Design conv_engine, start of the top module:
module conv_engine(
    input         clk,
    input         reset,
    input         en_ctrl,
    output [15:0] s_addr,
    output [15:0] w_addr,
    output [15:0] b_addr,
    input  [7:0]  signal,
    input  [7:0]  weight,
    input  [7:0]  bias,
    output [15:0] save_addr,
    output [7:0]  convout,
    output        en_write,
    output        finish
);
Size: roughly 2400 cells after synthesis, roughly 200 flip-flops.
clock: 5.33 ns
lec_check: 0
abc_area: 1
cap_margin: 20
core_margin: 2
core_utilization: 69
cts_cluster_size: 76
gpl_timing_driven: 1
hold_slack_margin: -0.05
place_density_lb_addon: 0.11
setup_slack_margin: -0.28
slew_margin: 40
tns_end_percent: 70
run.sh (not shown) runs the stock make flow with config.mk's settings and CLKGATE_MAP_FILE=.
The baseline finished but fails on negative setup slack.
Then changed:
Settings changed: CORE_UTILIZATION 69 to 40, CTS_CLUSTER_DIAMETER from default to 234, CTS_CLUSTER_SIZE 76 to 98, GPL_TIMING_DRIVEN 1 to 0, SETUP_SLACK_MARGIN -0.28 to default, SLEW_MARGIN 40 to 10, TNS_END_PERCENT 70 to 10.
Effect:
- The new run finished but fails on negative setup slack
- clock-buffer cell count rose by 2
- design area fell by 1.5%
- global-route usage fell by 13 points
- core utilization fell by 37 points
- worst setup slack hardly moves
- sequential share of layout area rose by 0.32 points
- wire length fell by 3.9%
- total power fell by 4.6%
- hold slack degrades by 0.0039 ns
- via count fell by 9.3%
- synthesized cell count does not change
Then changed:
Settings changed: ABC_AREA 1 to 0, CORE_MARGIN 2 to 7, CORE_UTILIZATION 40 to 59, GPL_TIMING_DRIVEN 0 to 1, SETUP_SLACK_MARGIN from default to 1.05, TNS_END_PERCENT 10 to 5.
After rerunning: The new run finished with negative setup slack left; final cell count came out lower by 13%; clock skew is about the same; via count came out lower by 2.4%; setup slack is worse by 0.082 ns; routed wire length came out lower by 3.6%; non-clock buffer count came out higher by 148; global-route usage came out higher by 4.4 points; final area came out higher by 4.5%; critical path depth came out lower by 9.
Then changed:
Settings changed: ABC_AREA 0 to default, CORE_MARGIN 7 to 2, CORE_UTILIZATION 59 to 44, CTS_CLUSTER_DIAMETER 234 to default, CTS_CLUSTER_SIZE 98 to default, GPL_TIMING_DRIVEN 1 to default, HOLD_SLACK_MARGIN -0.05 to default, PLACE_DENSITY_LB_ADDON 0.11 to default, SETUP_SLACK_MARGIN 1.05 to default, SLEW_MARGIN 10 to 20, TNS_END_PERCENT 5 to default.
Clock period 5.33 ns to 4.51 ns, I/O delays scaled along.
- The changed run finished but failed the layout checks on negative setup slack
- routed wire length fell by about 2.6%
- register-to-register slack gets worse by 0.80 ns
- final cell count rose by 8.3%
- global-route usage fell by 3.0 points
- non-clock buffer count rose by 93
- cell area rose by 7.5%
- total power rose by 30%
- clock power rose by 26%
- synthesized cell count does not change
- worst setup slack gets worse by 0.62 ns
Then changed:
Settings changed: CORE_UTILIZATION 44 to 40.
Clock period 4.51 ns to 8.44 ns, I/O delays scaled along.
Now the flow finished clean.
Sequential power went down by well over a third.
Synthesized cell count stays the same.
Combinational power went down by well over a third.
Global-route usage went down by 4.3 points.
Setup slack is better by 1.6 ns.
Total power went down by well over a third.
Then changed:
Settings changed: CORE_UTILIZATION 40 to 70, SETUP_SLACK_MARGIN from default to -0.36.
Clock period 8.44 ns to 5.49 ns, I/O delays scaled along.
After rerunning: The changed run produced a layout that fails on negative setup slack. Area after synthesis is unchanged. Hold slack gets better by 0.0087 ns. Final area went up by about 12%. Sequential share of layout area goes down by 2.1 points. Clock skew barely changes.


Setup of v6:
conv_engine again, from the RTL that the note above started with.
export LEC_CHECK = 0
export ABC_AREA = 1
export CAP_MARGIN = 20
export CORE_MARGIN = 2
export CORE_UTILIZATION = 72
export CTS_CLUSTER_SIZE = 13
export GPL_TIMING_DRIVEN = 1
export HOLD_SLACK_MARGIN = -0.05
export PLACE_DENSITY_LB_ADDON = 0.15
export SETUP_SLACK_MARGIN = 0.61
export SLEW_MARGIN = 10
export TNS_END_PERCENT = 70
create_clock -name core_clock -period 2.05 [get_ports {clk}]
v6 terminated abnormally: 4_1_cts reported DPL-0038.
What v16 does differently from v6 at the input level:
- changing GPL_TIMING_DRIVEN from 1 to 0
- removing SETUP_SLACK_MARGIN (formerly 0.61)
- changing CORE_UTILIZATION from 72 to 59
- changing ABC_AREA from 1 to 0
- removing CTS_CLUSTER_SIZE (formerly 13)
- changing PLACE_DENSITY_LB_ADDON from 0.15 to 0.11
- changing the clock period (ns, I/O delays scaled along) from 2.05 to 5.33
==> comparison <==
Basic-gate share of the synthesized area counting and, or, nand and nor cells, v16 and v6, lower one = v16.
Area of the synthesized netlist per yosys stat, v16 and v6, lower one = v16.
Diff v6 -> v16 | count of buffers from port buffering | down by a few percent
The number of instances in the synthesized netlist in v6 is 1.18 times that in v16.
Ran to the end and failed final checks on setup timing: v16.
Changes observed in v16 relative to v6: overall die height now sits higher, cell area after placement now smaller, setup slack after placement increased by 2390 ps relative to the old numbers.
The inputs of v20 differ from those of v16 as listed below.
- a change of GPL_TIMING_DRIVEN from 0 to 1
- a change of CORE_UTILIZATION from 59 to 69
- a change of the clock period (ns, I/O delays scaled along) from 5.33 to 5.99
Findings:
- v20: all stages done; final checks FAILED (setup timing).
- Between v20 and v16, the difference in clock-pin slew on the worst setup and hold paths is negligible.
- Against v16, v20 reports a setup slack that is higher.
- Total setup buffers inserted after CTS was higher in the run labelled v16.
- Compared with v16, v20 shows a lower non-clock buffer count.
- Between v20 and v16, it is v20 whose hold slack is lower, by 4.7 ps.
- On net switching power: between v20 and v16, it ends up lower for v20.
- Largest fanout of any net on the critical path delta for v20 relative to v16: 3 lower
- The worst-case setup slack after placement in v20 sits 660 ps above the value recorded for v16.
- Required time of the worst setup path up 660 ps in v20 wrt v16
- Aggregate negative setup slack, v20 and v16, lower one = v16.
- Sort v20 and v16 by well-tap cell count, ascending, and v20 comes first.
Setup changes, v20 to v48
- a deleted PLACE_DENSITY_LB_ADDON that had been 0.11
- an added CTS_CLUSTER_SIZE of 13
- an added SETUP_SLACK_MARGIN of 0.9
- a change of CORE_UTILIZATION from 69 to 70
- a change of the clock period (ns, I/O delays scaled along) from 5.99 to 3.13
Results
- v48 did not make it past 4_1_cts, where a tool error ended it.
- v48 vs. v20: floorplan die height went down by about 0.7%.
- Comparing v20 with v48, the number of distinct library cells after synthesis came out essentially unchanged.
- Row count in v48 vs v20: down 1.7%
- Comparing v48 and v20, the higher width of the chip was measured on v20.
- v48: die size is 370 sq um lower than what v20 reported.
- Area of the placeable core: v48 and v20 compared, higher one is v20
- v48: standard cell area after detailed placement about 14% above v20
- Reported for v48 and v20, number of I/O pins turned out identical to the last digit.
- Changes observed in v48 relative to v20: area fraction in compound gates has remained practically unchanged; post-placement setup slack shrank by 2300 ps.
Relative to v48, the following input files were edited for v13:
- PLACE_DENSITY now 0.66, previously not set
- CAP_MARGIN now 15, was 20
- CTS_CLUSTER_SIZE now 33, was 13
- CORE_UTILIZATION now 72, was 70
- SETUP_SLACK_MARGIN now -0.31, was 0.9
- the clock period (ns, I/O delays scaled along) now 5.74, was 3.13
Notes after the runs:
v13 ran in full, but the layout does not pass; the checks complain about setup timing.
Number of placed instances, taps included (higher): v48
Compared to v48, v13 was floorplanned on a smaller die.
Final HPWL from detailed placement (higher): v48
Compare v13 and v48 | width of the die higher: v48
v13 vs v48: initial core utilization up in v13
v13 against v48; instance area after placement is down by more than 10%.
Core region area of v13 falls short of that of v48 slightly.
v13 vs v48: routability congestion estimate up in v13


Starting RTL as in the previous note.
Settings: LEC_CHECK=0, ABC_AREA=0, CAP_MARGIN=20, CORE_MARGIN=2, CORE_UTILIZATION=72, CTS_CLUSTER_SIZE=13, GPL_TIMING_DRIVEN=1, HOLD_SLACK_MARGIN=-0.05, SETUP_SLACK_MARGIN=0.36, SLEW_MARGIN=10, TNS_END_PERCENT=70; clock period 2.05 ns.
The baseline did not get past clock tree synthesis, error DPL-0038.
==> next run, changes <==
Settings changed: ABC_AREA 0 to 1, CORE_UTILIZATION 72 to 71, CTS_CLUSTER_SIZE 13 to 76, PLACE_DENSITY_LB_ADDON from default to 0.11, SETUP_SLACK_MARGIN 0.36 to 1.53.
Clock period 2.05 ns to 5.33 ns, I/O delays scaled along.
The new run failed in global routing, error GRT-0232.
Die size rises by a few percent.
Synthesized cell count rises by about a fifth.
Area after synthesis climbs by a few percent.
==> next run, changes <==
Settings changed: ABC_AREA 1 to 0, CORE_UTILIZATION 71 to 49, CTS_CLUSTER_DIAMETER from default to 234, CTS_CLUSTER_SIZE 76 to 98, SETUP_SLACK_MARGIN 1.53 to -0.49, SLEW_MARGIN 10 to 35, TNS_END_PERCENT 70 to 5.
Result: The new run completed and failed the layout checks on setup timing. Synthesized cell count went down by about 15%. Area after synthesis went down by 3.6%. Die area went up by about 40%.
==> next run, changes <==
Settings changed: CORE_UTILIZATION 49 to 59, CTS_CLUSTER_DIAMETER 234 to 387, CTS_CLUSTER_SIZE 98 to 99, SETUP_SLACK_MARGIN -0.49 to default, SLEW_MARGIN 35 to 10, TNS_END_PERCENT 5 to 70.
=> The new run finished but fails on setup timing. Global-route usage went up by 6.3 points. Total power rose by 8.8%. Cell count shrinks by 2.0%.


Starting RTL as in the previous note.
// conv_engine
module conv_engine(
    input         clk,
    input         reset,
    input         en_ctrl,
    output [15:0] s_addr,
    output [15:0] w_addr,
    output [15:0] b_addr,
    input  [7:0]  signal,
    input  [7:0]  weight,
    input  [7:0]  bias,
    output [15:0] save_addr,
    output [7:0]  convout,
    output        en_write,
    output        finish
);
    wire s_convout, en_save, en_sum;
    wire en_mac, en_sat, en_mult_r;
    conv_ctrl groundctrl (
        .clk(clk),
        .reset(reset),
        .en_ctrl(en_ctrl),
        .s_addr(s_addr),
        .w_addr(w_addr),
        .b_addr(b_addr),
        .save_addr(save_addr),
        .en_sum(en_sum),
        .en_save(en_save),
        .en_write(en_write),
        .s_convout(s_convout),
        .en_sat(en_sat),
        .en_mac(en_mac),
        .en_mult_r(en_mult_r),
        .finish(finish)
    );
    convolve conv (
        .clk(clk),
        .reset(reset),
        .clken(en_mac),
        .s_convout(en_write),
        .en_sat(en_sat),
        .en_mult_r(en_mult_r),
        .bias(bias),
        .signal(signal),
        .weight(weight),
        .convout(convout)
    );
endmodule
Settings: LEC_CHECK=0, CAP_MARGIN=30, CORE_ASPECT_RATIO=1.46, CORE_MARGIN=10, CORE_UTILIZATION=56, CTS_CLUSTER_DIAMETER=301, CTS_CLUSTER_SIZE=49, HOLD_SLACK_MARGIN=-0.1, PLACE_DENSITY=0.35, SLEW_MARGIN=0, TNS_END_PERCENT=20; clock period 10.0 ns.
Change:
CAP_MARGIN = 20   (was 30)
CELL_PAD_IN_SITES_GLOBAL_PLACEMENT = 2   (was default)
CORE_ASPECT_RATIO = default   (was 1.46)
CORE_MARGIN = 3   (was 10)
CORE_UTILIZATION = 26   (was 56)
CTS_CLUSTER_DIAMETER = 364   (was 301)
CTS_CLUSTER_SIZE = default   (was 49)
GPL_ROUTABILITY_DRIVEN = 0   (was default)
HOLD_SLACK_MARGIN = default   (was -0.1)
MAX_ROUTING_LAYER = met4   (was default)
MIN_ROUTING_LAYER = met2   (was default)
PLACE_DENSITY = default   (was 0.35)
PLACE_DENSITY_LB_ADDON = 0.3   (was default)
SLEW_MARGIN = 40   (was 0)
TNS_END_PERCENT = 95   (was 20)
Result: Total power rose by 2.4%. Setup slack loses 190 ps. Fmax goes down by 2.3%. Combinational power hardly moves. Worst hold slack improved by 11 ps. Die size came out higher by 81%.
Power and IR drop assume default switching activity.
